==> design.v <==
`timescale 1ns/1ps
module regfile(input             clk, 
               input             we, 
               input      [4:0]  ra1, ra2, wa, 
               input      [31:0] wd, 
               output reg [31:0] rd1, rd2);
	reg [31:0] R1;
	reg [31:0] R2;
	reg [31:0] R3;
	reg [31:0] R4;
	reg [31:0] R5;
	reg [31:0] R6;
	reg [31:0] R7;
	reg [31:0] R8;
	reg [31:0] R9;
	reg [31:0] R10;
	reg [31:0] R11;
	reg [31:0] R12;
	reg [31:0] R13;
	reg [31:0] R14;
	reg [31:0] R15;
	reg [31:0] R16;
	reg [31:0] R17;
	reg [31:0] R18;
	reg [31:0] R19;
	reg [31:0] R20;
	reg [31:0] R21;
	reg [31:0] R22;
	reg [31:0] R23;
	reg [31:0] R24;
	reg [31:0] R25;
	reg [31:0] R26;
	reg [31:0] R27;
	reg [31:0] R28;
	reg [31:0] R29;
	reg [31:0] R30;
	reg [31:0] R31;
	always @(posedge clk)
	begin
  	 if (we) 
	 begin
   		case (wa[4:0])
   		5'd0:   ;
   		5'd1:   R1  <= wd;
   		5'd2:   R2  <= wd;
   		5'd3:   R3  <= wd;
   		5'd4:   R4  <= wd;
   		5'd5:   R5  <= wd;
   		5'd6:   R6  <= wd;
   		5'd7:   R7  <= wd;
   		5'd8:   R8  <= wd;
   		5'd9:   R9  <= wd;
   		5'd10:  R10 <= wd;
   		5'd11:  R11 <= wd;
   		5'd12:  R12 <= wd;
   		5'd13:  R13 <= wd;
   		5'd14:  R14 <= wd;
   		5'd15:  R15 <= wd;
   		5'd16:  R16 <= wd;
   		5'd17:  R17 <= wd;
   		5'd18:  R18 <= wd;
   		5'd19:  R19 <= wd;
   		5'd20:  R20 <= wd;
   		5'd21:  R21 <= wd;
   		5'd22:  R22 <= wd;
   		5'd23:  R23 <= wd;
   		5'd24:  R24 <= wd;
   		5'd25:  R25 <= wd;
   		5'd26:  R26 <= wd;
   		5'd27:  R27 <= wd;
   		5'd28:  R28 <= wd;
   		5'd29:  R29 <= wd;
   		5'd30:  R30 <= wd;
   		5'd31:  R31 <= wd;
   		endcase
     end
	end
	always @(*)
	begin
		case (ra2[4:0])
		5'd0:   rd2 = 32'b0;
		5'd1:   rd2 = R1;
		5'd2:   rd2 = R2;
		5'd3:   rd2 = R3;
		5'd4:   rd2 = R4;
		5'd5:   rd2 = R5;
		5'd6:   rd2 = R6;
		5'd7:   rd2 = R7;
		5'd8:   rd2 = R8;
		5'd9:   rd2 = R9;
		5'd10:  rd2 = R10;
		5'd11:  rd2 = R11;
		5'd12:  rd2 = R12;
		5'd13:  rd2 = R13;
		5'd14:  rd2 = R14;
		5'd15:  rd2 = R15;
		5'd16:  rd2 = R16;
		5'd17:  rd2 = R17;
		5'd18:  rd2 = R18;
		5'd19:  rd2 = R19;
		5'd20:  rd2 = R20;
		5'd21:  rd2 = R21;
		5'd22:  rd2 = R22;
		5'd23:  rd2 = R23;
		5'd24:  rd2 = R24;
		5'd25:  rd2 = R25;
		5'd26:  rd2 = R26;
		5'd27:  rd2 = R27;
		5'd28:  rd2 = R28;
		5'd29:  rd2 = R29;
		5'd30:  rd2 = R30;
		5'd31:  rd2 = R31;
		endcase
	end
	always @(*)
	begin
		case (ra1[4:0])
		5'd0:   rd1 = 32'b0;
		5'd1:   rd1 = R1;
		5'd2:   rd1 = R2;
		5'd3:   rd1 = R3;
		5'd4:   rd1 = R4;
		5'd5:   rd1 = R5;
		5'd6:   rd1 = R6;
		5'd7:   rd1 = R7;
		5'd8:   rd1 = R8;
		5'd9:   rd1 = R9;
		5'd10:  rd1 = R10;
		5'd11:  rd1 = R11;
		5'd12:  rd1 = R12;
		5'd13:  rd1 = R13;
		5'd14:  rd1 = R14;
		5'd15:  rd1 = R15;
		5'd16:  rd1 = R16;
		5'd17:  rd1 = R17;
		5'd18:  rd1 = R18;
		5'd19:  rd1 = R19;
		5'd20:  rd1 = R20;
		5'd21:  rd1 = R21;
		5'd22:  rd1 = R22;
		5'd23:  rd1 = R23;
		5'd24:  rd1 = R24;
		5'd25:  rd1 = R25;
		5'd26:  rd1 = R26;
		5'd27:  rd1 = R27;
		5'd28:  rd1 = R28;
		5'd29:  rd1 = R29;
		5'd30:  rd1 = R30;
		5'd31:  rd1 = R31;
		endcase
	end
endmodule
module alu(input      [31:0] a, b, 
           input      [2:0]  alucont, 
           output reg [31:0] result,
           output            zero);
  wire [31:0] b2, sum, slt;
  assign b2 = alucont[2] ? ~b:b; 
  assign sum = a + b2 + alucont[2];
  assign slt = sum[31];
  always@(*)
    case(alucont[1:0])
      2'b00: result <= a & b;
      2'b01: result <= a | b;
      2'b10: result <= sum;
      2'b11: result <= slt;
    endcase
  assign zero = (result == 32'b0);
endmodule
module adder(input [31:0] a, b,
             output [31:0] y);
  assign y = a + b;
endmodule
module sl2(input  [31:0] a,
           output [31:0] y);
  assign y = {a[29:0], 2'b00};
endmodule
module sign_zero_ext(input      [15:0] a,
                     input             signext,
                     output reg [31:0] y);
   always @(*)
	begin
	   if (signext)  y <= {{16{a[15]}}, a[15:0]};
	   else          y <= {16'b0, a[15:0]};
	end
endmodule
module shift_left_16(input      [31:0] a,
		               input         shiftl16,
                     output reg [31:0] y);
   always @(*)
	begin
	   if (shiftl16) y = {a[15:0],16'b0};
	   else          y = a[31:0];
	end
endmodule
module flopr #(parameter WIDTH = 8)
              (input                  clk, reset,
               input      [WIDTH-1:0] d, 
               output reg [WIDTH-1:0] q);
  always @(posedge clk, posedge reset)
    if (reset) q <= 0;
    else       q <= d;
endmodule
module flopenr #(parameter WIDTH = 8)
                (input                  clk, reset,
                 input                  en,
                 input      [WIDTH-1:0] d, 
                 output reg [WIDTH-1:0] q);
  always @(posedge clk, posedge reset)
    if      (reset) q <= 0;
    else if (en)    q <= d;
endmodule
module mux2 #(parameter WIDTH = 8)
             (input  [WIDTH-1:0] d0, d1, 
              input              s, 
              output [WIDTH-1:0] y);
  assign y = s ? d1 : d0; 
endmodule
module mux4to1 #(parameter WIDTH = 8)
             (input  [WIDTH-1:0] d0, d1, d2, d3, 
              input        s0,
				  input  		s1,  
              output [WIDTH-1:0] y);
  assign y = s1 ? (s0 ? d3 : d2) : (s0 ? d1 : d0); 
endmodule
`timescale 1ns/1ps
module mips(input         clk, reset,
            output [31:0] pc,
            input  [31:0] instr,
            output        memwrite,
            output [31:0] memaddr,
            output [31:0] memwritedata,
            input  [31:0] memreaddata);
  wire        signext, shiftl16, memtoreg, branch;
  wire        pcsrc, zero;
  wire        alusrc, regdst, regwrite, jump;
  wire [2:0]  alucontrol;
  wire 		  stall;
  wire ID_EX_memtoreg;
  wire [4:0] ID_EX_rs, ID_EX_rt, IF_ID_rs, IF_ID_rt;
  wire EX_MEM_regwrite;   
  wire [1:0] ForwardC, ForwardD;
  wire ForwardA, ForwardB;
  wire [4:0] EX_MEM_writereg, MEM_WB_writereg;
  wire [31:0] IF_ID_instr;
  wire flush;
  controller c(
    .stall     (stall),
	 .flush     (flush),		 
    .clk       (clk),
	 .reset     (reset),		 
    .op         (IF_ID_instr[31:26]), 
		.funct      (IF_ID_instr[5:0]), 
		.zero       (zero),
		.signext    (signext),
		.shiftl16   (shiftl16),
		.MEM_WB_memtoreg   (memtoreg),
		.EX_MEM_memwrite   (memwrite),
		.pcsrc      (pcsrc),
		.ID_EX_alusrc     (alusrc),
		.ID_EX_regdst     (regdst),
		.MEM_WB_regwrite   (regwrite),
		.EX_MEM_regwrite   (EX_MEM_regwrite),
		.ID_EX_jump       (jump),
		.alucontrol (alucontrol),
		.ID_EX_memtoreg  (ID_EX_memtoreg)
		);
  datapath dp(
    .flush      (flush),    
    .stall      (stall),    
    .clk        (clk),
    .reset      (reset),
    .signext    (signext),
    .shiftl16   (shiftl16),
    .memtoreg   (memtoreg),
    .pcsrc      (pcsrc),
    .alusrc     (alusrc),
    .regdst     (regdst),
    .regwrite   (regwrite),
    .jump       (jump),
    .alucontrol (alucontrol),
    .EX_MEM_zero       (zero),   
    .pc         (pc),
    .instr      (instr),
    .EX_MEM_aluout     (memaddr), 
    .EX_MEM_writedata  (memwritedata),
    .readdata   (memreaddata),
	 .IF_ID_instr (IF_ID_instr),
	 .IF_ID_rs   (IF_ID_rs), 
	 .IF_ID_rt   (IF_ID_rt), 
	 .ID_EX_rt   (ID_EX_rt),
	 .ID_EX_rs   (ID_EX_rs),
	 .ForwardA   (ForwardA),
	 .ForwardB   (ForwardB),
	 .ForwardC   (ForwardC),
	 .ForwardD   (ForwardD),
	 .EX_MEM_writereg (EX_MEM_writereg), 
	 .MEM_WB_writereg (MEM_WB_writereg));
	hazard_detection hz (
	.reset      (reset),
	.stall      (stall),
	.ID_EX_memtoreg  (ID_EX_memtoreg),
	.IF_ID_rs   (IF_ID_rs), 
	.IF_ID_rt   (IF_ID_rt), 
	.ID_EX_rt   (ID_EX_rt),
	.flush      (flush),
	.jump       (jump),
	.pcsrc      (pcsrc));
	forwarding_unit fwd (
	.EX_MEM_regwrite  (EX_MEM_regwrite),
	.MEM_WB_regwrite  (regwrite),
	.IF_ID_rs         (IF_ID_rs),
	.IF_ID_rt         (IF_ID_rt),
	.ID_EX_rs         (ID_EX_rs),
	.ID_EX_rt         (ID_EX_rt),
	.EX_MEM_writereg  (EX_MEM_writereg),
	.MEM_WB_writereg  (MEM_WB_writereg),
	.ForwardA         (ForwardA),
	.ForwardB         (ForwardB),
	.ForwardC         (ForwardC),
	.ForwardD         (ForwardD));
endmodule
module forwarding_unit (
						input            EX_MEM_regwrite, MEM_WB_regwrite,
                  input      [4:0] IF_ID_rs, IF_ID_rt, ID_EX_rs, ID_EX_rt, EX_MEM_writereg, MEM_WB_writereg,
                  output reg [1:0] ForwardC, ForwardD,
						output reg ForwardA, ForwardB);
  always @(*) 
  begin
    if (MEM_WB_regwrite & MEM_WB_writereg == IF_ID_rs) 
		ForwardA = 1'b1;
    else 
		ForwardA = 1'b0;
    if (MEM_WB_regwrite & MEM_WB_writereg == IF_ID_rt) 
		ForwardB = 1'b1;
    else 
		ForwardB = 1'b0;
    if (EX_MEM_regwrite & EX_MEM_writereg == ID_EX_rs) 
		ForwardC[1:0] = 2'b01;
    else if (MEM_WB_regwrite & MEM_WB_writereg == ID_EX_rs) 
		ForwardC[1:0] = 2'b10;
    else 
		ForwardC[1:0] = 2'b00;
    if (EX_MEM_regwrite & EX_MEM_writereg == ID_EX_rt) 
		ForwardD[1:0] = 2'b01;
    else if (MEM_WB_regwrite & MEM_WB_writereg == ID_EX_rt) 
		ForwardD[1:0] = 2'b10;
    else 
		ForwardD[1:0] = 2'b00;
  end
endmodule
module hazard_detection (
								input reset,
								input ID_EX_memtoreg,   
								input [4:0] ID_EX_rt,  IF_ID_rs, IF_ID_rt,
								input pcsrc, jump,
								output reg stall, 
								output reg flush
								);
  always @(*) begin
  if (reset == 1)
   stall = 1'b0;
  else if ((ID_EX_memtoreg==1) & (IF_ID_rs == ID_EX_rt))
	stall = 1'b1;
  else if ((ID_EX_memtoreg==1) & (IF_ID_rt == ID_EX_rt))
	stall = 1'b1;
  else 
	stall = 1'b0;
  end
  always @(*) begin
  if (reset == 1)
   flush = 1'b0;
  if (pcsrc | jump)
   flush = 1'b1;
  else
	flush = 1'b0;
  end
endmodule
module controller(  
						input clk, reset, stall, flush,     
						input  [5:0] op, funct,
                  input        zero,
                  output       signext,
                  output       shiftl16,
                  output       MEM_WB_memtoreg, EX_MEM_memwrite,
                  output       pcsrc, ID_EX_alusrc,
                  output       ID_EX_regdst, MEM_WB_regwrite,
                  output       ID_EX_jump,
                  output [2:0] alucontrol,
						output ID_EX_memtoreg,
						output EX_MEM_regwrite
						);
  wire [1:0] aluop;
  wire       branch;
  wire [1:0] hz_aluop;
  wire hz_memtoreg, hz_memwrite, hz_branch, hz_alusrc, hz_regdst, hz_regwrite, hz_jump;
  wire ID_EX_memwrite, ID_EX_branch, ID_EX_regwrite;   
  wire [5:0] ID_EX_funct;
  wire [1:0] ID_EX_aluop;
  wire EX_MEM_memtoreg, EX_MEM_branch;  
  mux2 #(9) hazard (
    .d0 ({memtoreg, memwrite, branch, alusrc, regdst, regwrite, aluop, jump}),
    .d1 (9'b0),
    .s  (stall | flush),
    .y  ({hz_memtoreg, hz_memwrite, hz_branch, hz_alusrc, hz_regdst, hz_regwrite, hz_aluop, hz_jump}));
  flopr #(15) ID_EX (
    .clk (clk),
    .reset (reset),
    .d  ({hz_memtoreg, hz_memwrite, hz_branch, hz_alusrc, hz_regdst, hz_regwrite, hz_aluop, funct, hz_jump}),
    .q  ({ID_EX_memtoreg, ID_EX_memwrite, ID_EX_branch, ID_EX_alusrc, ID_EX_regdst, ID_EX_regwrite, ID_EX_aluop, ID_EX_funct, ID_EX_jump}));
  flopr #(4) EX_MEM (
    .clk (clk),
	 .reset (reset),
	 .d  ({ID_EX_memtoreg, ID_EX_memwrite, ID_EX_branch, ID_EX_regwrite}),
	 .q  ({EX_MEM_memtoreg, EX_MEM_memwrite, EX_MEM_branch, EX_MEM_regwrite}));
  flopr #(2) MEM_WB (
    .clk (clk),
	 .reset (reset),
	 .d  ({EX_MEM_regwrite, EX_MEM_memtoreg}),
	 .q  ({MEM_WB_regwrite, MEM_WB_memtoreg}));
  maindec md(
    .op       (op),
	 .funct	  (funct),    
    .signext  (signext),
    .shiftl16 (shiftl16),
    .memtoreg (memtoreg),
    .memwrite (memwrite),
    .branch   (branch),
    .alusrc   (alusrc),
    .regdst   (regdst),
    .regwrite (regwrite),
    .jump     (jump),
    .aluop    (aluop));
  aludec ad( 
    .op         (op),
    .funct      (ID_EX_funct),
    .aluop      (ID_EX_aluop), 
    .alucontrol (alucontrol));
  assign pcsrc = op[0] ? (EX_MEM_branch & ~zero) : (EX_MEM_branch & zero);  
endmodule
module maindec(input  [5:0] op, funct,   
               output       signext,
               output       shiftl16,
               output       memtoreg, memwrite,
               output       branch, alusrc,
               output       regdst, regwrite,
               output       jump,
               output [1:0] aluop);
  reg [10:0] controls;
  assign {signext, shiftl16, regwrite, regdst, alusrc, branch, memwrite,
          memtoreg, jump, aluop} = controls;
  always @(*)
    case(op)
      6'b000000:
		if (funct == 6'b001000)
			controls <= 11'b00000000100; 
      else if(funct == 6'b000000)
			controls <= 11'b00000000000;  
		else
			controls <= 11'b00110000011;  
      6'b100011: controls <= 11'b10101001000;  
      6'b101011: controls <= 11'b10001010000;  
      6'b000100: controls <= 11'b10000100001;  
		6'b000101: controls <= 11'b10000100001;  
      6'b001000, 
      6'b001001: controls <= 11'b10101000000;  
      6'b001101: controls <= 11'b00101000010;  
      6'b001111: controls <= 11'b01101000000;  
      6'b000010: controls <= 11'b00000000100;  
		6'b000011: controls <= 11'b00100000100;  
		6'b001010: controls <= 11'b10101000011;  
      default:   controls <= 11'b00000000000;  
    endcase
endmodule
module aludec(input      [5:0] funct,
              input      [1:0] aluop,
              output reg [2:0] alucontrol,
				  input      [5:0] op);
  always @(*)
    case(aluop)
      2'b00: alucontrol <= 3'b010;   
      2'b01: alucontrol <= 3'b110;   
      2'b10: alucontrol <= 3'b001;   
		default: case(op)
			 6'b001010: alucontrol <= 3'b111;  
      default: case(funct)           
          6'b100000,
          6'b100001: alucontrol <= 3'b010;  
          6'b100010,
          6'b100011: alucontrol <= 3'b110;  
          6'b100100: alucontrol <= 3'b000;  
          6'b100101: alucontrol <= 3'b001;  
			 6'b101010: alucontrol <= 3'b111;  
          6'b101011: alucontrol <= 3'b111;  
          default:   alucontrol <= 3'b010;  
        endcase
    endcase
    endcase
endmodule
module datapath(input         clk, reset,
                input         signext,
                input         shiftl16,
                input         memtoreg, pcsrc,
                input         alusrc, regdst,
                input         regwrite, jump,
                input  [2:0]  alucontrol,
                output        EX_MEM_zero,
                output [31:0] pc,
                input  [31:0] instr,
                output [31:0] EX_MEM_aluout, EX_MEM_writedata,
                input  [31:0] readdata,
					 output [4:0] IF_ID_rs, IF_ID_rt, ID_EX_rs, ID_EX_rt,
					 input stall, flush,
					 input ForwardA, ForwardB,
					 input [1:0] ForwardC, ForwardD,
					 output [4:0] EX_MEM_writereg, MEM_WB_writereg,
					 output [31:0] IF_ID_instr);
  wire [4:0]  writereg, wa_mux_result;
  wire [31:0] pcnext, pcnextbr, pcplus4, pcbranch;
  wire [31:0] signimm, signimmsh, shiftedimm;
  wire [31:0] srca, srcb;
  wire [31:0] result, jr_pc_result, wd_mux_result;
  wire        shift;
  wire [4:0] ra1_mux_result;
  wire [31:0] MEM_WB_readdata ,MEM_WB_aluout;  
  wire [31:0] aluout;  
  wire [31:0] ID_EX_pcplus4_out;
  wire [31:0] ID_EX_srca, ID_EX_writedata, ID_EX_shiftedimm;
  wire [31:0] IF_ID_pcplus4_out;
  wire [31:0] fwd_srca, fwd_writedata;
  wire [31:0] fwd_srca2, fwd_writedata2;
  wire [4:0]  IF_ID_rd, ID_EX_rd;
  wire [31:0] writedata;
  wire [31:0] pcnext_flush;
  assign IF_ID_rs = IF_ID_instr[25:21];
  assign IF_ID_rt = IF_ID_instr[20:16];
  assign IF_ID_rd = IF_ID_instr[15:11];
  flopenr #(32) pcreg(
    .clk   (clk),
    .reset (reset),
	 .en    (~stall),
    .d     (pcnext_flush),
    .q     (pc));
  adder pcadd1(
    .a (pc),
    .b (32'b100),
    .y (pcplus4));
  sl2 immsh(
    .a (signimm),
    .y (signimmsh));
  adder pcadd2(
    .a (ID_EX_pcplus4_out),
    .b (signimmsh),
    .y (pcbranch));
  mux2 #(32) pcbrmux(
    .d0  (pcplus4),
    .d1  (pcbranch),
    .s   (pcsrc),
    .y   (pcnextbr));
  mux2 #(32) pcmux(
    .d0   (pcnextbr),
    .d1   (jr_pc_result),   
    .s    (~IF_ID_instr[31] & ~IF_ID_instr[30] & ~IF_ID_instr[29] & ~IF_ID_instr[28] & ~IF_ID_instr[27] & ~IF_ID_instr[26] & ~IF_ID_instr[0] & ~IF_ID_instr[1] & ~IF_ID_instr[2] & IF_ID_instr[3] & ~IF_ID_instr[4] & ~IF_ID_instr[5]),
    .y    (pcnext));
   mux2 #(32) pcmux_flush(   
    .d0   (pcplus4),
    .d1   (pcnext),
    .s    (flush),
    .y    (pcnext_flush));
  regfile rf(
    .clk     (clk),
    .we      (regwrite),
    .ra1     (IF_ID_instr[25:21]),
    .ra2     (ra1_mux_result),
    .wa      (wa_mux_result),
    .wd      (wd_mux_result),
    .rd1     (srca),
    .rd2     (writedata));
  mux2 #(5) wrmux(
    .d0  (ID_EX_rt),
    .d1  (ID_EX_rd),
    .s   (regdst),
    .y   (writereg));
  mux2 #(32) resmux(
    .d0 (MEM_WB_aluout),
    .d1 (MEM_WB_readdata),
    .s  (memtoreg),
    .y  (result));
  sign_zero_ext sze(
    .a       (IF_ID_instr[15:0]),
    .signext (signext),
    .y       (signimm[31:0]));
  shift_left_16 sl16(
    .a         (signimm[31:0]),
    .shiftl16  (shiftl16),
    .y         (shiftedimm[31:0]));
  mux2 #(32) srcbmux(
    .d0 (fwd_writedata2),
    .d1 (ID_EX_shiftedimm[31:0]),
    .s  (alusrc),
    .y  (srcb));
  alu alu(
    .a       (fwd_srca2),
    .b       (srcb),
    .alucont (alucontrol),
    .result  (aluout),
    .zero    (zero));
	 mux2 #(32) wd_mux(
    .d0 (result),
    .d1 (IF_ID_pcplus4_out),
    .s  (jump),
    .y  (wd_mux_result));  
	 mux2 #(5) wa_mux(
    .d0 (MEM_WB_writereg),
    .d1 (5'b11111),
    .s  (jump),
    .y  (wa_mux_result));   
	 mux2 #(5) ra1_mux(
    .d0 (IF_ID_instr[20:16]),
    .d1 (5'b11111),
    .s  (~IF_ID_instr[31] & ~IF_ID_instr[30] & ~IF_ID_instr[29] & ~IF_ID_instr[28] & ~IF_ID_instr[27] & ~IF_ID_instr[26] & ~IF_ID_instr[0] & ~IF_ID_instr[1] & ~IF_ID_instr[2] & IF_ID_instr[3] & ~IF_ID_instr[4] & ~IF_ID_instr[5]),  
    .y  (ra1_mux_result));   
	 mux2 #(32) jr_pc_mux(
    .d0 ({pcplus4[31:28], IF_ID_instr[25:0], 2'b00}),
    .d1 (writedata),
    .s  (~IF_ID_instr[31] & ~IF_ID_instr[30] & ~IF_ID_instr[29] & ~IF_ID_instr[28] & ~IF_ID_instr[27] & ~IF_ID_instr[26] & ~IF_ID_instr[0] & ~IF_ID_instr[1] & ~IF_ID_instr[2] & IF_ID_instr[3] & ~IF_ID_instr[4] & ~IF_ID_instr[5]),
    .y  (jr_pc_result));   
	 flopenr #(32) IF_ID(
    .clk   (clk),
    .reset (reset),
    .en    (~stall),
    .d     (flush ? 32'b0 : {instr}),
    .q     ({IF_ID_instr}));
	 flopenr #(32) IF_ID_pcplus4 (   
	 .clk   (clk), 
	 .reset (reset),
	 .en    (~stall),
	 .d     (pcplus4),
	 .q     (IF_ID_pcplus4_out));
	 flopr #(111) ID_EX(    
    .clk   (clk),
    .reset (reset),
    .d     ({fwd_srca, fwd_writedata, shiftedimm, IF_ID_rs, IF_ID_rt, IF_ID_rd}),
    .q     ({ID_EX_srca, ID_EX_writedata, ID_EX_shiftedimm, ID_EX_rs, ID_EX_rt, ID_EX_rd}));
	 flopr #(32) ID_EX_pcplus4 (
	 .clk   (clk), 
	 .reset (reset),
	 .d     (IF_ID_pcplus4_out),
	 .q     (ID_EX_pcplus4_out));
	 flopr #(70) EX_MEM(    
    .clk   (clk),
    .reset (reset),
    .d     ({aluout, fwd_writedata2, writereg, zero}),   
    .q     ({EX_MEM_aluout, EX_MEM_writedata, EX_MEM_writereg, EX_MEM_zero}));
	 flopr #(69) MEM_WB(
    .clk   (clk),
    .reset (reset),
    .d     ({readdata, EX_MEM_aluout, EX_MEM_writereg}),
    .q     ({MEM_WB_readdata, MEM_WB_aluout, MEM_WB_writereg}));
	 mux2 #(32) fwd_before_srca(
    .d0 (srca),
    .d1 (result),
    .s  (ForwardA),
    .y  (fwd_srca));
	 mux2 #(32) fwd_before_writedata(
    .d0 (writedata),
    .d1 (result),
    .s  (ForwardB),
    .y  (fwd_writedata));
	 mux4to1 #(32) fwd_after_srca(
    .d0 (ID_EX_srca),
    .d1 (EX_MEM_aluout),
    .d2 (result),
    .d3 (32'b0),
    .s0 (ForwardC[0]),
	 .s1 (ForwardC[1]),
    .y  (fwd_srca2));
	 mux4to1 #(32) fwd_after_writedata(
    .d0 (ID_EX_writedata),
    .d1 (EX_MEM_aluout),
    .d2 (result),
    .d3 (32'b0),
    .s0 (ForwardD[0]),
	 .s1 (ForwardD[1]),
    .y  (fwd_writedata2));
endmodule
==> run.sh <==
#!/bin/bash
# the make line also repeats each setting of config.mk as NAME=value (left out here)
make -C /OpenROAD-flow-scripts/flow DESIGN_CONFIG=/design/flow/config.mk WORK_HOME=/design/flow/orfs CLKGATE_MAP_FILE= finish
==> config.mk <==
export PLATFORM = sky130hd
export DESIGN_NAME = mips
export DESIGN_NICKNAME = mips
export VERILOG_FILES = /design/flow/design.v
export SDC_FILE = /design/flow/constraint.sdc
export NUM_CORES = 4
export LEC_CHECK = 0
export ABC_AREA = 0
export CAP_MARGIN = 20
export CELL_PAD_IN_SITES_GLOBAL_PLACEMENT = 2
export CORE_MARGIN = 2
export CORE_UTILIZATION = 46
export CTS_CLUSTER_SIZE = 39
export MAX_ROUTING_LAYER = met4
export MIN_ROUTING_LAYER = met1
export PLACE_DENSITY_LB_ADDON = 0.13
export SETUP_SLACK_MARGIN = -0.76
export SLEW_MARGIN = 20
export TNS_END_PERCENT = 90
==> constraint.sdc <==
create_clock -name core_clock -period 8.46 [get_ports {clk}]
set_input_delay 1.6920 -clock core_clock [delete_from_list [all_inputs] [get_ports {clk}]]
set_output_delay 1.6920 -clock core_clock [all_outputs]
set_load 0.01 [all_outputs]
==> run notes, run 1 <==
## Timing
* **highest attainable clock frequency** 0.1569 GHz
* **# setup viols final** 0
* **maximum clock skew at final layout** 0.03700 ns
* **Final Critical Period** 6.372 ns
* **RSZ-0062 raised after global routing** false
* **pin slew with the least headroom to its limit** 1.256 ns
* **tightest slew margin relative to the limit** 0.1580
* **Final Hold Violation Tally** 0
* **final slew viol count** 0
* **Tcrit/Tclk final** 0.7532

## Setup path
* **slowest stage cell on the critical path** or4_1
* **R2R Setup Slk** 2.09 ns
* **Levels on crit path** 18
* **Worst Setup Start Kind** register
* **delay contributed by the slowest stage of the critical path** 0.61 ns
* **cell-by-cell trace of the critical path** nand4bb_1, o311ai_2, nand2_2, buf_4, xnor2_1, ha_1, a21oi_1, o21ai_1, or4_1, and3_1, o21ai_0, a211oi_1, or4_1, or4b_1, nor4_1, nand4bb_1, nor3_1, o211a_1
* **start-to-end type of the worst setup path** register to register
* **number of buffers and inverters on the critical path** 1
* **last element of the critical path** dp.EX_MEM.q[0]
* **FF-to-FF End** dp.EX_MEM.q[0]
* **Largest delay share family, worst path** simple AND/OR/NAND/NOR gates
* **number of cells traversed by the worst register-to-register path** 18
* **Reg2Reg Launch Point** dp.IF_ID.q[26]
* **start point of the critical path** dp.IF_ID.q[26]
* **largest fanout on the critical path** 17
* **data required time of the critical path** 9.20 ns
* **Arrival @ worst endpoint** 7.11 ns
* **nature of the critical path endpoint** register

## Die
* **Die X** 371.3 microns
* **die area** 0.1379 sq mm
* **die height** 371.3 microns
* **std cell rows** 134
* **initial core utilization** 0.4645
* **area of the core** 0.1336 sq mm
* **IO Count** 163

## Pwr
* **power attributed to combinational cells** 3.76 mW
* **internal power summed over all cells** 13.57 mW
* **total sequential power** 8.90 mW
* **total leakage power** 25.27 nW
* **Worst VDD drop** 0.2079 mV
* **Pwr Density** 271.5 mW/mm^2
* **portion of total power attributed to sequential cells** 0.455
* **portion of total power attributed to the clock network** 0.353
* **net switching power of the design** 6.014 mW
* **top power group** sequential cells
* **Clock Power** 6.91 mW
* **switching power share of the total** 0.3071
* **combinational share of power** 0.192

## CTS
* **Gates resized, CTS repair** 0
* **number of CTS-inserted buffers** 153
* **level count of the clock H-tree** 4
* **clock root cell** clkbuf_16
* **setup repair bufs after CTS** 0
* **number of hold buffers added after cts** 0
* **number of clock sinks** 1391
* **insertion delay at the late pin of the worst-skew pair** 0.82 ns
* **clock slew at reported path FFs** 0.06 ns
* **deepest clock path buffer count** 3
* **TritonCTS clock tree** yes

## Logic synthesis
* **yosys-reported design area after synthesis** 0.06207 sq mm
* **combined area of all synthesized cells** 0.06207 sq mm
* **multiplexer share of the synthesized area** 0.02479
* **top cell types by occurrence after synthesis** edfxtp_1, a22oi_1, dfrtp_1
* **largest cells by area after synthesis** edfxtp_1, dfrtp_1, a22oi_1, a221oi_1, a22o_1
* **Cell variety after synth** 89
* **sequential fraction of the synthesis area** 0.6407
* **post-synthesis register bit count** 1391
* **and+or+nand+nor area frac** 0.08504
* **most instantiated flip-flop cell in the synthesis netlist** edfxtp_1
* **instance tally after logic synthesis** 4819
* **Synth top cell by count** edfxtp_1
* **area share of the largest cell type after synthesis** 0.4799
* **cell type with the highest aggregate area in the netlist** edfxtp_1
* **yosys cell count** 4819
* **count of library flops with an enable pin** 992
* **XOR/XNOR Fraction of Synth Area** 0.02052
* **asr flop ratio synth** 0.2868
* **Post-Synthesis Mean Instance Area** 12.88 sq um
* **prevailing logic family in the synthesized netlist** AND-OR/OR-AND gates
* **synthesized-area fraction occupied by ao, oa, aoi and oai cells** 0.1880
* **share of synthesized cell area in full adder, half adder and majority cells** 0.01461
* **net count after synthesis** 4949
* **yosys warning tally** 23

## Place
* **final HPWL from detailed placement** 179.6 mm
* **count of buffers inserted at the top-level ports** 162
* **total placed instance area** 0.06692 sq mm
* **weighted congestion at the end of routability-driven global placement** 0.9712
* **Post-Place Cells** 6587

## Layout
* **post-route cell area** 0.07213 sq mm
* **Area growth syn-to-layout** 16.21%
* **non-filler cells, final** 6878
* **final net count** 5105
* **Layout Utilization** 0.5398

## Run
* **number of warnings the tools reported** 36
* **total of max-cap violations** 0

## Drt
* **Met1 Routed Length** 104.7 mm
* **via total after detailed routing** 50970
* **DRC errors left** 0
* **Max Used Layer** met4
* **count of nets left with antenna violations after detail routing** 0
* **met3 wire len** 45.85 mm
* **via/cell ratio** 7.411
* **routed wire length** 303.7 mm
* **Routed WL per cell** 44.16 microns
* **violation count after the first detailed-route iteration** 9736
* **Met2 Wirelength** 127.7 mm
* **Initial DRT Pass Iterations** 7

## GRT
* **remaining global-route overflow** 0
* **pin count of the biggest net entering global routing** 161
* **number of antenna violations at the first check in global routing** 9
* **via count of the first global-routing pass** 48440
* **total routing resource utilization after global routing** 0.4486
* **wire length of the first global-routing pass** 408.4 mm

## Hold path
* **Hold/Removal Path Class** register to register
* **launch instance of the worst min-delay path** c.ID_EX.q[12]
* **Hold Path Cell Cnt** 0
* **capture endpoint of the worst hold path** c.EX_MEM.q[1]

## Run status
* **status** finished clean

[layer usage]
metal / vias to the layer above / global-route usage
met1: 25130 / 0.5423
met5: - / -
met2: 4769 / 0.6383
met3: 1388 / 0.1617
met4: 0 / 0.2786
li1: 19690 / -
[cell type report]
class                   count  area [sq um]
diodes                     14         35.03
clock buffers             193          4197
clock inverters            83         924.6
fillers                 11090         61490
inverters                  66         251.5
multi-input cells        3016         21690
flip-flops and latches   1391         39780
well taps                1768          2212
repair buffers            347          3048
[metrics by stage]
stage | setup WS [ns] | hold slack (ns) | TNS, ns | power, mW
2_1_floorplan | -0.7627 | 0.3312 | -65.85 | 10.67
3_3_place_gp | 2.161 | 0.3358 | 0 | 12.62
3_5_place_dp | 2.182 | 0.3412 | 0 | 12.64
4_1_cts | 2.145 | 0.3535 | 0 | 19.42
5_1_grt | 1.677 | 0.3684 | 0 | 20.04
6_report | 2.088 | 0.3517 | 0 | 19.58
==> run 2, diff against run 1 <==
ABC_AREA = unset   (was 0)
CELL_PAD_IN_SITES_GLOBAL_PLACEMENT = unset   (was 2)
CORE_UTILIZATION = 52   (was 46)
CTS_CLUSTER_SIZE = unset   (was 39)
MAX_ROUTING_LAYER = unset   (was met4)
MIN_ROUTING_LAYER = unset   (was met1)
PLACE_DENSITY = 0.6   (was unset)
PLACE_DENSITY_LB_ADDON = unset   (was 0.13)
SETUP_SLACK_MARGIN = unset   (was -0.76)
TNS_END_PERCENT = unset   (was 90)
clock period = 6.57 ns   (was 8.46 ns; I/O delays follow)
==> run 2 against run 1 <==
Against the previous run:
- die size fell by 11%
- clock-buffer cell count grew 4
- flip-flop count is the same
- critical endpoint unchanged
- largest cell class unchanged
==> run notes, run 2 <==
## Run status
* **status** finished clean

## Hold path
* **Hold/Removal Path Class** register to register
* **capture endpoint of the worst hold path** c.EX_MEM.q[1]
* **launch instance of the worst min-delay path** c.ID_EX.q[12]
* **Hold Path Cell Cnt** 0, unchanged

## GRT
* **remaining global-route overflow** 0, unchanged
* **number of antenna violations at the first check in global routing** 23, +14
* **via count of the first global-routing pass** 48870, +0.87%
* **total routing resource utilization after global routing** 0.4822, +0.03360
* **wire length of the first global-routing pass** 401.5 mm, -1.7%
* **pin count of the biggest net entering global routing** 162, +0.62%

## Logic synthesis
* **yosys-reported design area after synthesis** 0.06207 sq mm, unchanged
* **XOR/XNOR Fraction of Synth Area** 0.02052, unchanged
* **area share of the largest cell type after synthesis** 0.4799, unchanged
* **combined area of all synthesized cells** 0.06207 sq mm, unchanged
* **largest cells by area after synthesis** edfxtp_1, dfrtp_1, a22oi_1, a221oi_1, a22o_1
* **instance tally after logic synthesis** 4819, unchanged
* **sequential fraction of the synthesis area** 0.6407, unchanged
* **yosys cell count** 4819, unchanged
* **count of library flops with an enable pin** 992, unchanged
* **prevailing logic family in the synthesized netlist** AND-OR/OR-AND gates
* **yosys warning tally** 23, unchanged
* **post-synthesis register bit count** 1391, unchanged
* **synthesized-area fraction occupied by ao, oa, aoi and oai cells** 0.1880, unchanged
* **cell type with the highest aggregate area in the netlist** edfxtp_1
* **multiplexer share of the synthesized area** 0.02479, unchanged
* **asr flop ratio synth** 0.2868, unchanged
* **Cell variety after synth** 89, unchanged
* **share of synthesized cell area in full adder, half adder and majority cells** 0.01461, unchanged
* **most instantiated flip-flop cell in the synthesis netlist** edfxtp_1
* **and+or+nand+nor area frac** 0.08504, unchanged
* **Post-Synthesis Mean Instance Area** 12.88 sq um, unchanged
* **net count after synthesis** 4949, unchanged
* **top cell types by occurrence after synthesis** edfxtp_1, a22oi_1, dfrtp_1
* **Synth top cell by count** edfxtp_1

## Die
* **IO Count** 163, unchanged
* **std cell rows** 126, -6.0%
* **initial core utilization** 0.5250, +0.06045
* **Die X** 349.5 microns, -5.9%
* **die area** 0.1222 sq mm, -11%
* **die height** 349.5 microns, -5.9%
* **area of the core** 0.1182 sq mm, -12%

## CTS
* **setup repair bufs after CTS** 0, unchanged
* **insertion delay at the late pin of the worst-skew pair** 0.83 ns, about the same
* **number of CTS-inserted buffers** 148, -3.3%
* **number of clock sinks** 1391, unchanged
* **clock slew at reported path FFs** 0.07 ns, about the same
* **deepest clock path buffer count** 3, unchanged
* **clock root cell** clkbuf_16
* **TritonCTS clock tree** yes
* **level count of the clock H-tree** 4, unchanged

## Pwr
* **power attributed to combinational cells** 4.97 mW, +32%
* **internal power summed over all cells** 17.33 mW, +28%
* **total sequential power** 11.5 mW, +29%
* **net switching power of the design** 7.724 mW, +28%
* **total leakage power** 25.45 nW, +0.70%
* **portion of total power attributed to sequential cells** 0.458, +0.003
* **Pwr Density** 347.3 mW/mm^2, +28%
* **Worst VDD drop** 0.2967 mV, +43%
* **combinational share of power** 0.198, +0.006
* **switching power share of the total** 0.3082, +0.001127
* **portion of total power attributed to the clock network** 0.344, -0.009
* **top power group** sequential cells
* **Clock Power** 8.61 mW, +25%

## Drt
* **DRC errors left** 0, unchanged
* **Routed WL per cell** 44.63 microns, +1.1%
* **via/cell ratio** 7.859, +6.0%
* **routed wire length** 299.1 mm, -1.5%
* **count of nets left with antenna violations after detail routing** 0, unchanged
* **violation count after the first detailed-route iteration** 10880, +12%
* **via total after detailed routing** 52670, +3.3%
* **Initial DRT Pass Iterations** 13, +6

## Layout
* **Seq. cell area** 0.03978 sq mm, about the same
* **non-filler cells, final** 6702, -2.6%
* **final net count** 5156, +1.0%
* **Area growth syn-to-layout** 16.24%, about the same
* **area used by multi-input combinational logic** 0.02169 sq mm, about the same
* **Layout Utilization** 0.6102, +0.07041
* **Fillers** 9266, -16%

## Timing
* **Tcrit/Tclk final** 0.9662, +0.2130
* **final slew viol count** 0, unchanged
* **Final Hold Violation Tally** 0, unchanged
* **Final Critical Period** 6.348 ns, -0.02386 ns
* **tightest slew margin relative to the limit** 0.09413, -0.06390
* **final hold slack** 0.3473 ns, -0.004435 ns
* **setup slack after layout** 0.2222 ns, -1.866 ns
* **# setup viols final** 0, unchanged
* **highest attainable clock frequency** 0.1575 GHz, +0.38%
* **maximum clock skew at final layout** 0.03821 ns, +0.001215 ns
* **RSZ-0062 raised after global routing** false
* **pin slew with the least headroom to its limit** 1.348 ns, +0.09148 ns

## Run
* **total of max-cap violations** 0, unchanged
* **number of warnings the tools reported** 34, -5.6%

## Setup path
* **start-to-end type of the worst setup path** register to register
* **data required time of the critical path** 7.32 ns, -1.88 ns
* **Arrival @ worst endpoint** 7.10 ns, about the same
* **slowest stage cell on the critical path** a211o_4
* **Levels on crit path** 22, +4
* **cell-by-cell trace of the critical path** xnor2_1, nand4_1, a211o_4, buf_4, nor2_1, a31oi_1, mux2i_1, xor2_1, ha_1, a21oi_1, o21bai_1, a221oi_1, nand4b_1, a32oi_1, o211ai_1, a21o_1, a21oi_1, mux2i_1, o32a_1, or4_1, nor3_1, o211a_1
* **R2R Setup Slk** 0.22 ns, -1.87 ns
* **Largest delay share family, worst path** AND-OR/OR-AND gates
* **delay contributed by the slowest stage of the critical path** 0.57 ns, -0.04 ns
* **Reg2Reg Launch Point** dp.MEM_WB.q[1]
* **Worst Setup Start Kind** register
* **start point of the critical path** dp.MEM_WB.q[1]
* **number of cells traversed by the worst register-to-register path** 22, +4
* **FF-to-FF End** dp.EX_MEM.q[0]
* **largest fanout on the critical path** 27, +10
* **last element of the critical path** dp.EX_MEM.q[0]
* **nature of the critical path endpoint** register
* **number of buffers and inverters on the critical path** 1, unchanged

## Place
* **count of buffers inserted at the top-level ports** 162, unchanged
* **Post-Place Cells** 6409, -2.7%
* **weighted congestion at the end of routability-driven global placement** 1.003, +3.3%
* **worst slack, placed** 0.3252 ns, -1.857 ns
* **final HPWL from detailed placement** 181.9 mm, +1.3%

run 2: cell type report:
cell class / count / area share
Clock inverter: 68 / 0.01009
Tap cell: 1536 / 0.02664
Multi-Input combinational cell: 3016 / 0.3006
Sequential cell: 1391 / 0.5513
Timing Repair Buffer: 403 / 0.04956
Inverter: 66 / 0.003486
Clock buffer: 197 / 0.05747
Antenna cell: 25 / 0.0008671
run 2: what timing repair did:
item | in CTS | in global routing
endpoints found under the setup margin | 0 | 1
hold buffers | 0 | 0
gates resized | 0 | 3
run 2: metrics by stage:
step | setup TNS, ns | area, sq um | power [mW]
CTS | 0 | 71990 | 24.78
floorplan | -275.21 | 62270 | 13.75
global placement | 0 | 67040 | 16.35
detailed placement | 0 | 67120 | 16.36
global route | 0 | 72100 | 25.55
finish | 0 | 72150 | 25.06
run 2: routing by layer:
layer,part of all wire,vias to the layer above,GRT usage
met5,0.0017,-,0.02080
met4,0.089,24,0.3337
met3,0.16,1607,0.2093
met2,0.41,5473,0.6804
met1,0.33,25760,0.5942
li1,-,19810,-
==> run 3, diff against run 2 <==
CTS_CLUSTER_SIZE = 100   (was unset)
clock period = 6.27 ns   (was 6.57 ns; I/O delays follow)
==> run 3 against run 2 <==
Against the previous run:
- worst setup slack better by 0.16 ns
- power is 4.4% higher
- critical path type unchanged
- synthesized area stayed put
- fmax is 7.7% higher
- clock power is 3.1% higher
- register-to-register slack better by 0.16 ns
- die size stayed put
- non-clock buffer count is 36 higher
- still clean
- synthesized cell count stayed put
- flip-flop count stayed put
- wire length is 0.35% lower
- clock-buffer cell count is 2 lower
==> run notes, run 3 <==
## Setup path
* **start point of the critical path** dp.ID_EX.q[7]
* **slowest stage cell on the critical path** or4_1
* **Worst Setup Start Kind** register
* **Arrival @ worst endpoint** 6.63 ns, -0.47 ns
* **R2R Setup Slk** 0.38 ns, +0.16 ns
* **cell-by-cell trace of the critical path** xnor2_2, nand4_1, nor2_4, buf_4, nand2_1, and3_1, a21oi_1, mux2i_1, xor2_1, ha_1, a21o_1, a21o_1, a21o_1, a221o_1, a21oi_1, o211ai_1, a21o_1, a21oi_1, mux2i_1, o32a_1, or4_1, nor3_1, o211a_1
* **FF-to-FF End** dp.EX_MEM.q[0]
* **Largest delay share family, worst path** AND-OR/OR-AND gates
* **delay contributed by the slowest stage of the critical path** 0.53 ns, -0.04 ns
* **cell mode on critical path** a21o_1
* **Levels on crit path** 23, +4.5%
* **number of buffers and inverters on the critical path** 1, unchanged
* **Reg2Reg Launch Point** dp.ID_EX.q[7]
* **number of cells traversed by the worst register-to-register path** 23, +4.5%
* **start-to-end type of the worst setup path** register to register
* **nature of the critical path endpoint** register
* **data required time of the critical path** 7.00 ns, -0.32 ns
* **largest fanout on the critical path** 15, -44%
* **last element of the critical path** dp.EX_MEM.q[0]

## Die
* **die height** 349.5 microns, unchanged
* **die area** 0.1222 sq mm, unchanged
* **std cell rows** 126, unchanged
* **IO Count** 163, unchanged
* **Die X** 349.5 microns, unchanged
* **area of the core** 0.1182 sq mm, unchanged
* **initial core utilization** 0.5250, unchanged

## CTS
* **number of CTS-inserted buffers** 150, +1.4%
* **number of hold buffers added after cts** 0, unchanged
* **deepest clock path buffer count** 3, unchanged
* **clock root cell** clkbuf_16
* **number of clock sinks** 1391, unchanged
* **level count of the clock H-tree** 4, unchanged
* **insertion delay at the late pin of the worst-skew pair** 0.83 ns, about the same
* **TritonCTS clock tree** yes
* **clock slew at reported path FFs** 0.06 ns, about the same

## GRT
* **global-route layer with the greatest usage** met2
* **met2 demand-to-capacity share in global routing** 0.6738, -0.006600
* **remaining global-route overflow** 0, unchanged
* **pin count of the biggest net entering global routing** 162, unchanged
* **via count of the first global-routing pass** 48850, -0.025%
* **GR met1 Demand/Resource** 0.5934, -0.0008184
* **GR Layer Usage met3** 0.2140, +0.004731
* **number of antenna violations at the first check in global routing** 18, -22%
* **wire length of the first global-routing pass** 401.5 mm, about the same
* **total routing resource utilization after global routing** 0.4818, about the same

## Logic synthesis
* **yosys cell count** 4819, unchanged
* **sequential fraction of the synthesis area** 0.6407, unchanged
* **top cell types by occurrence after synthesis** edfxtp_1, a22oi_1, dfrtp_1
* **Cell variety after synth** 89, unchanged
* **cell type with the highest aggregate area in the netlist** edfxtp_1
* **yosys warning tally** 23, unchanged
* **yosys-reported design area after synthesis** 0.06207 sq mm, unchanged
* **Synth top cell by count** edfxtp_1
* **XOR/XNOR Fraction of Synth Area** 0.02052, unchanged
* **and+or+nand+nor area frac** 0.08504, unchanged
* **multiplexer share of the synthesized area** 0.02479, unchanged
* **count of library flops with an enable pin** 992, unchanged
* **most instantiated flip-flop cell in the synthesis netlist** edfxtp_1
* **instance tally after logic synthesis** 4819, unchanged
* **Post-Synthesis Mean Instance Area** 12.88 sq um, unchanged
* **post-synthesis register bit count** 1391, unchanged
* **area share of the largest cell type after synthesis** 0.4799, unchanged
* **synthesized-area fraction occupied by ao, oa, aoi and oai cells** 0.1880, unchanged
* **net count after synthesis** 4949, unchanged
* **prevailing logic family in the synthesized netlist** AND-OR/OR-AND gates
* **asr flop ratio synth** 0.2868, unchanged
* **largest cells by area after synthesis** edfxtp_1, dfrtp_1, a22oi_1, a221oi_1, a22o_1
* **combined area of all synthesized cells** 0.06207 sq mm, unchanged
* **share of synthesized cell area in full adder, half adder and majority cells** 0.01461, unchanged

## Pwr
* **portion of total power attributed to sequential cells** 0.459, about the same
* **internal power summed over all cells** 18.10 mW, +4.4%
* **switching power share of the total** 0.3080, about the same
* **overall power consumption** 26.15 mW, +4.4%
* **portion of total power attributed to the clock network** 0.339, -0.005
* **Clock Power** 8.88 mW, +3.1%
* **top power group** sequential cells
* **power attributed to combinational cells** 5.27 mW, +6.0%
* **total sequential power** 12.0 mW, +4%
* **combinational share of power** 0.201, +0.003
* **net switching power of the design** 8.054 mW, +4.3%
* **Worst VDD drop** 0.3500 mV, +18%
* **Pwr Density** 361.0 mW/mm^2, +3.9%
* **total leakage power** 25.64 nW, +0.75%

## Timing
* **Final Critical Period** 5.892 ns, -0.4561 ns
* **RSZ-0062 raised after global routing** false
* **pin slew with the least headroom to its limit** 1.319 ns, -0.02850 ns
* **Tcrit/Tclk final** 0.9397, -0.02651
* **# setup viols final** 0, unchanged
* **highest attainable clock frequency** 0.1697 GHz, +7.7%
* **setup slack after layout** 0.3783 ns, +0.1561 ns
* **final slew viol count** 0, unchanged
* **final hold slack** 0.3472 ns, -0.00009500 ns
* **tightest slew margin relative to the limit** 0.1138, +0.01971
* **maximum clock skew at final layout** 0.04882 ns, +0.01061 ns
* **Final Hold Violation Tally** 0, unchanged

## Place
* **worst slack, placed** 0.3466 ns, +0.02140 ns
* **Post-Place Cells** 6442, +0.51%
* **weighted congestion at the end of routability-driven global placement** 1.049, +4.6%
* **count of buffers inserted at the top-level ports** 162, unchanged
* **final HPWL from detailed placement** 186.8 mm, +2.7%

## Layout
* **non-filler cells, final** 6729, +0.40%
* **area used by multi-input combinational logic** 0.02171 sq mm, about the same
* **Fillers** 9187, -0.85%
* **Area growth syn-to-layout** 16.69%
* **Seq. cell area** 0.03978 sq mm, unchanged
* **Layout Utilization** 0.6126, +0.002360
* **final net count** 5194, +0.74%

## Drt
* **Initial DRT Pass Iterations** 14, +1
* **violation count after the first detailed-route iteration** 10350, -4.9%
* **via/cell ratio** 7.794, -0.82%
* **via total after detailed routing** 52450, -0.42%
* **count of nets left with antenna violations after detail routing** 0, unchanged
* **Routed WL per cell** 44.30 microns, -0.75%
* **DRC errors left** 0, unchanged
* **routed wire length** 298.1 mm, -0.35%

## Run status
* **status** finished clean

## Hold path
* **capture endpoint of the worst hold path** c.EX_MEM.q[2]
* **Hold/Removal Path Class** register to register
* **Hold Path Cell Cnt** 0, unchanged
* **launch instance of the worst min-delay path** c.ID_EX.q[13]

## Run
* **total of max-cap violations** 0, unchanged
* **number of warnings the tools reported** 38, +12%

run 3: final cells by class:
class                      instances  area share
clock buffer                     195     0.05787
antenna                           12   0.0004146
timing repair buffer             439     0.05372
sequential                      1391      0.5492
inverter                          66    0.003472
clock inverter                    74    0.009121
multi-input combinational       3016      0.2997
tap                             1536     0.02653
run 3: through the flow:
stage | instance area, sq um | TNS (ns)
after global placement | 67320 | 0
after CTS | 72240 | 0
after floorplan | 62270 | -396.17
final | 72430 | 0
after global routing | 72400 | 0
after detailed placement | 67390 | 0
run 3: metal layers:
metal | share of wire | wire (microns)
met5 | 0.00099 | 294
met4 | 0.094 | 28030
met3 | 0.17 | 50540
met2 | 0.41 | 120800
met1 | 0.33 | 98440
run 3: repair_timing:
action / in CTS / in global routing
setup buffers: 0 / 1
resized: 0 / 5
setup endpoints to repair: 0 / 3
==> run 4, diff against run 3 <==
CAP_MARGIN = 35   (was 20)
CELL_PAD_IN_SITES_DETAIL_PLACEMENT = 1   (was unset)
CELL_PAD_IN_SITES_GLOBAL_PLACEMENT = 3   (was unset)
CORE_MARGIN = 9   (was 2)
CORE_UTILIZATION = 37   (was 52)
CTS_CLUSTER_DIAMETER = 248   (was unset)
CTS_CLUSTER_SIZE = 12   (was 100)
GPL_TIMING_DRIVEN = 0   (was unset)
MAX_ROUTING_LAYER = met5   (was unset)
MIN_ROUTING_LAYER = met2   (was unset)
PLACE_DENSITY = unset   (was 0.6)
PLACE_DENSITY_LB_ADDON = 0.16   (was unset)
SETUP_SLACK_MARGIN = 0.13   (was unset)
clock period = 4.72 ns   (was 6.27 ns; I/O delays follow)
==> run 4 against run 3 <==
Against the previous run:
- die size is 50% higher
- synthesized cell count unchanged
- the run now fails in 5_1_grt
- synthesized area is the same
==> run notes, run 4 <==
## Run status
* **error that ended the run** [ERROR GRT-0116] Global routing finished with congestion. Check the congestion regions in the DRC Viewer.
* **stage reached** 5_1_grt
* **status** stopped before the end

## Logic synthesis
* **net count after synthesis** 4949, unchanged
* **combined area of all synthesized cells** 0.06207 sq mm, unchanged
* **yosys warning tally** 23, unchanged
* **Post-Synthesis Mean Instance Area** 12.88 sq um, unchanged
* **count of library flops with an enable pin** 992, unchanged
* **XOR/XNOR Fraction of Synth Area** 0.02052, unchanged
* **Synth top cell by count** edfxtp_1
* **largest cells by area after synthesis** edfxtp_1, dfrtp_1, a22oi_1, a221oi_1, a22o_1
* **multiplexer share of the synthesized area** 0.02479, unchanged
* **sequential fraction of the synthesis area** 0.6407, unchanged
* **cell type with the highest aggregate area in the netlist** edfxtp_1
* **yosys-reported design area after synthesis** 0.06207 sq mm, unchanged
* **synthesized-area fraction occupied by ao, oa, aoi and oai cells** 0.1880, unchanged
* **instance tally after logic synthesis** 4819, unchanged
* **Cell variety after synth** 89, unchanged
* **area share of the largest cell type after synthesis** 0.4799, unchanged
* **prevailing logic family in the synthesized netlist** AND-OR/OR-AND gates
* **top cell types by occurrence after synthesis** edfxtp_1, a22oi_1, dfrtp_1
* **share of synthesized cell area in full adder, half adder and majority cells** 0.01461, unchanged
* **most instantiated flip-flop cell in the synthesis netlist** edfxtp_1
* **post-synthesis register bit count** 1391, unchanged
* **and+or+nand+nor area frac** 0.08504, unchanged
* **yosys cell count** 4819, unchanged
* **asr flop ratio synth** 0.2868, unchanged

## Place
* **weighted congestion at the end of routability-driven global placement** 1.180, +12%
* **final HPWL from detailed placement** 327.3 mm, +75%
* **Post-Place Cells** 7518, +17%
* **count of buffers inserted at the top-level ports** 162, unchanged

## CTS
* **number of CTS-inserted buffers** 133, -11%
* **number of clock sinks** 1391, unchanged
* **deepest clock path buffer count** 3, unchanged
* **level count of the clock H-tree** 4, unchanged
* **clock root cell** clkbuf_16

## Die
* **die area** 0.1828 sq mm, +50%
* **initial core utilization** 0.3745, -0.1505
* **area of the core** 0.1657 sq mm, +40%
* **std cell rows** 149, +18%
* **die height** 427.6 microns, +22%
* **IO Count** 163, unchanged
* **Die X** 427.6 microns, +22%

## GRT
* **total routing resource utilization after global routing** 0.8031
* **remaining global-route overflow** 1007

-- run 4: routing by layer --
layer	GRT overflow	global-route usage
met2	152	0.8433
met3	592	0.8691
met4	113	0.6457
met5	150	0.6537
met1	-	-
-- run 4: timing repair --
item | in CTS
setup endpoints to repair | 105
pin swaps | 70
resized | 323
endpoints found under the hold margin | 0
hold buffers | 0
buffers inserted | 70
-- run 4: per-stage QoR --
step | setup WS (ns) | instance area [sq um] | hold slack (ns) | power [mW]
detailed placement | -3.294 | 75010 | 0.3362 | 24.13
CTS | -1.435 | 80660 | 0.3516 | 34.82
global placement | -10.43 | 66750 | 0.3343 | 23.19
floorplan | -3.755 | 62380 | 0.3312 | 19.17
==> run 5, diff against run 4 <==
CAP_MARGIN = 10   (was 35)
CELL_PAD_IN_SITES_GLOBAL_PLACEMENT = unset   (was 3)
CORE_MARGIN = 2   (was 9)
CORE_UTILIZATION = 64   (was 37)
CTS_CLUSTER_DIAMETER = unset   (was 248)
CTS_CLUSTER_SIZE = unset   (was 12)
MAX_ROUTING_LAYER = unset   (was met5)
MIN_ROUTING_LAYER = unset   (was met2)
PLACE_DENSITY = 0.93   (was unset)
PLACE_DENSITY_LB_ADDON = unset   (was 0.16)
SETUP_SLACK_MARGIN = 1.08   (was 0.13)
SLEW_MARGIN = 5   (was 20)
clock period = 7.03 ns   (was 4.72 ns; I/O delays follow)
==> run 5 against run 4 <==
Against the previous run:
- die size decreased by 46%
- the run fails in 4_1_cts
- synthesized cell count stayed put
- synthesized area did not move
==> run notes, run 5 <==
## Logic synthesis
* **sequential fraction of the synthesis area** 0.6407, unchanged
* **share of synthesized cell area in full adder, half adder and majority cells** 0.01461, unchanged
* **most instantiated flip-flop cell in the synthesis netlist** edfxtp_1
* **largest cells by area after synthesis** edfxtp_1, dfrtp_1, a22oi_1, a221oi_1, a22o_1
* **multiplexer share of the synthesized area** 0.02479, unchanged
* **combined area of all synthesized cells** 0.06207 sq mm, unchanged
* **synthesized-area fraction occupied by ao, oa, aoi and oai cells** 0.1880, unchanged
* **asr flop ratio synth** 0.2868, unchanged
* **count of library flops with an enable pin** 992, unchanged
* **Cell variety after synth** 89, unchanged
* **Post-Synthesis Mean Instance Area** 12.88 sq um, unchanged
* **yosys warning tally** 23, unchanged
* **net count after synthesis** 4949, unchanged
* **prevailing logic family in the synthesized netlist** AND-OR/OR-AND gates
* **area share of the largest cell type after synthesis** 0.4799, unchanged
* **instance tally after logic synthesis** 4819, unchanged
* **top cell types by occurrence after synthesis** edfxtp_1, a22oi_1, dfrtp_1
* **Synth top cell by count** edfxtp_1
* **yosys cell count** 4819, unchanged
* **post-synthesis register bit count** 1391, unchanged
* **XOR/XNOR Fraction of Synth Area** 0.02052, unchanged
* **yosys-reported design area after synthesis** 0.06207 sq mm, unchanged
* **and+or+nand+nor area frac** 0.08504, unchanged
* **cell type with the highest aggregate area in the netlist** edfxtp_1

## Die
* **IO Count** 163, unchanged
* **std cell rows** 114, -23%
* **area of the core** 0.09642 sq mm, -42%
* **die height** 315.4 microns, -26%
* **die area** 0.09950 sq mm, -46%
* **initial core utilization** 0.6438, +0.2692
* **Die X** 315.4 microns, -26%

## Place
* **final HPWL from detailed placement** 270.7 mm, -17%
* **count of buffers inserted at the top-level ports** 162, unchanged
* **weighted congestion at the end of routability-driven global placement** 1.166, -1.2%
* **worst slack, placed** -1.630 ns, +1.664 ns
* **Post-Place Cells** 6386, -15%

## Run status
* **status** stopped before the end
* **error that ended the run** [ERROR DPL-0033] detailed placement checks failed during check placement.
* **stage reached** 4_1_cts

run 5: through the flow:
step                power, mW  instance area (sq um)  hold WS, ns
global placement        15.01                  65480       0.3347
floorplan               12.85                  62270       0.3312
detailed placement      15.58                  68430       0.3358
==> run 6, diff against run 5 <==
CAP_MARGIN = 20   (was 10)
CELL_PAD_IN_SITES_DETAIL_PLACEMENT = unset   (was 1)
CORE_UTILIZATION = 57   (was 64)
GPL_TIMING_DRIVEN = unset   (was 0)
PLACE_DENSITY = unset   (was 0.93)
SETUP_SLACK_MARGIN = 1.06   (was 1.08)
SLEW_MARGIN = 20   (was 5)
clock period = 3.65 ns   (was 7.03 ns; I/O delays follow)
==> run 6 against run 5 <==
Against the previous run:
- now fails the layout checks on negative setup slack
- synthesized cell count is the same
- synthesized area unchanged
- die size grew 12%
==> run notes, run 6 <==
## Setup path
* **data required time of the critical path** 4.37 ns
* **nature of the critical path endpoint** register
* **delay contributed by the slowest stage of the critical path** 0.56 ns
* **Levels on crit path** 23
* **start-to-end type of the worst setup path** register to register
* **number of cells traversed by the worst register-to-register path** 23
* **R2R Setup Slk** -1.60 ns
* **last element of the critical path** dp.EX_MEM.q[0]
* **start point of the critical path** dp.ID_EX.q[7]
* **Arrival @ worst endpoint** 5.97 ns
* **largest fanout on the critical path** 6
* **Largest delay share family, worst path** simple AND/OR/NAND/NOR gates
* **number of buffers and inverters on the critical path** 3
* **cell-by-cell trace of the critical path** xnor2_2, and4_4, buf_4, a211o_4, buf_4, nand4_1, nand2_1, a21oi_1, inv_1, fa_1, nand3b_1, a21oi_2, o31ai_2, nand2b_1, a21oi_2, xor2_1, o22ai_1, or4_4, or4b_4, nor4_4, nand4bb_1, nor3_2, o211a_1
* **Reg2Reg Launch Point** dp.ID_EX.q[7]
* **slowest stage cell on the critical path** or4_4
* **Worst Setup Start Kind** register
* **FF-to-FF End** dp.EX_MEM.q[0]

## Timing
* **setup slack after layout** -1.604 ns
* **Final Critical Period** 5.254 ns
* **maximum clock skew at final layout** 0.06177 ns
* **Final Hold Violation Tally** 0
* **# setup viols final** 75
* **pin slew with the least headroom to its limit** 1.077 ns
* **RSZ-0062 raised after global routing** true
* **Tcrit/Tclk final** 1.440
* **highest attainable clock frequency** 0.1903 GHz
* **final slew viol count** 0
* **tightest slew margin relative to the limit** 0.2670

## Logic synthesis
* **count of library flops with an enable pin** 992, unchanged
* **yosys cell count** 4819, unchanged
* **most instantiated flip-flop cell in the synthesis netlist** edfxtp_1
* **sequential fraction of the synthesis area** 0.6407, unchanged
* **cell type with the highest aggregate area in the netlist** edfxtp_1
* **yosys warning tally** 23, unchanged
* **post-synthesis register bit count** 1391, unchanged
* **net count after synthesis** 4949, unchanged
* **asr flop ratio synth** 0.2868, unchanged
* **top cell types by occurrence after synthesis** edfxtp_1, a22oi_1, dfrtp_1
* **share of synthesized cell area in full adder, half adder and majority cells** 0.01461, unchanged
* **Post-Synthesis Mean Instance Area** 12.88 sq um, unchanged
* **prevailing logic family in the synthesized netlist** AND-OR/OR-AND gates
* **area share of the largest cell type after synthesis** 0.4799, unchanged
* **XOR/XNOR Fraction of Synth Area** 0.02052, unchanged
* **and+or+nand+nor area frac** 0.08504, unchanged
* **Cell variety after synth** 89, unchanged
* **multiplexer share of the synthesized area** 0.02479, unchanged
* **combined area of all synthesized cells** 0.06207 sq mm, unchanged
* **instance tally after logic synthesis** 4819, unchanged
* **yosys-reported design area after synthesis** 0.06207 sq mm, unchanged
* **synthesized-area fraction occupied by ao, oa, aoi and oai cells** 0.1880, unchanged
* **Synth top cell by count** edfxtp_1
* **largest cells by area after synthesis** edfxtp_1, dfrtp_1, a22oi_1, a221oi_1, a22o_1

## CTS
* **number of clock sinks** 1391
* **clock root cell** clkbuf_16
* **number of CTS-inserted buffers** 146
* **level count of the clock H-tree** 4
* **TritonCTS clock tree** yes
* **number of hold buffers added after cts** 0
* **insertion delay at the late pin of the worst-skew pair** 0.83 ns
* **clock slew at reported path FFs** 0.07 ns
* **deepest clock path buffer count** 3

## Die
* **IO Count** 163, unchanged
* **initial core utilization** 0.5726, -0.07113
* **std cell rows** 121, +6.1%
* **Die X** 334 microns, +5.9%
* **area of the core** 0.1084 sq mm, +12%
* **die height** 334 microns, +5.9%
* **die area** 0.1116 sq mm, +12%

## Drt
* **Initial DRT Pass Iterations** 15
* **via/cell ratio** 7.787
* **count of nets left with antenna violations after detail routing** 0
* **Routed WL per cell** 41.75 microns
* **routed wire length** 318.1 mm
* **via total after detailed routing** 59340
* **violation count after the first detailed-route iteration** 13090
* **DRC errors left** 0

## Run
* **number of warnings the tools reported** 47
* **total of max-cap violations** 0

## Layout
* **final net count** 6198
* **non-filler cells, final** 7620
* **post-route cell area** 0.08580 sq mm
* **Area growth syn-to-layout** 38.23%
* **Layout Utilization** 0.7916

## Pwr
* **top power group** sequential cells
* **total sequential power** 20.4 mW
* **Worst VDD drop** 0.5056 mV
* **internal power summed over all cells** 33.83 mW
* **total leakage power** 32.21 nW
* **portion of total power attributed to sequential cells** 0.415
* **net switching power of the design** 15.23 mW
* **overall power consumption** 49.06 mW
* **portion of total power attributed to the clock network** 0.318
* **Clock Power** 15.6 mW
* **power attributed to combinational cells** 13.1 mW
* **switching power share of the total** 0.3105
* **combinational share of power** 0.267
* **Pwr Density** 571.7 mW/mm^2

## Hold path
* **Hold/Removal Path Class** primary input to async pin

## Place
* **weighted congestion at the end of routability-driven global placement** 1.058, -9.2%
* **Post-Place Cells** 6966, +9.1%
* **total placed instance area** 0.07343 sq mm, +7.3%
* **worst slack, placed** -1.729 ns, -0.09852 ns
* **final HPWL from detailed placement** 195.1 mm, -28%
* **count of buffers inserted at the top-level ports** 162, unchanged

## Run status
* **Blocking Checks** negative setup slack
* **status** failed layout checks

## GRT
* **total routing resource utilization after global routing** 0.5602
* **wire length of the first global-routing pass** 429.8 mm
* **number of antenna violations at the first check in global routing** 19
* **via count of the first global-routing pass** 55650
* **pin count of the biggest net entering global routing** 116
* **remaining global-route overflow** 0

[run 6: metal layers]
metal,track usage,wire length (microns)
met4,0.4554,37440
met3,0.3015,57400
met1,0.6533,98260
met5,0.05384,756
met2,0.7548,124200
[run 6: layout make-up]
cell class | instances | area, sq um
flip-flops and latches | 1391 | 39810
multi-input cells | 3021 | 24700
fillers | 6344 | 22590
repair buffers | 1442 | 14260
clock buffers | 182 | 3964
well taps | 1414 | 1769
clock inverters | 86 | 1003
inverters | 66 | 251.5
diodes | 18 | 45.04
[run 6: through the flow]
stage	TNS (ns)	hold WS [ns]
4_1_cts	-16.96	0.3523
6_report	-26.19	0.3274
2_1_floorplan	-1460.06	0.3312
3_5_place_dp	-34.68	0.3477
5_1_grt	-32.43	0.3510
3_3_place_gp	-41.45	0.3340
[run 6: repair_timing]
action | 4_1_cts | 5_1_grt
gates cloned | 9 | 1
gates resized | 694 | 215
setup endpoints to repair | 222 | 233
setup buffers | 290 | 68
pin swaps | 294 | 165
Power and IR drop assume default switching activity.
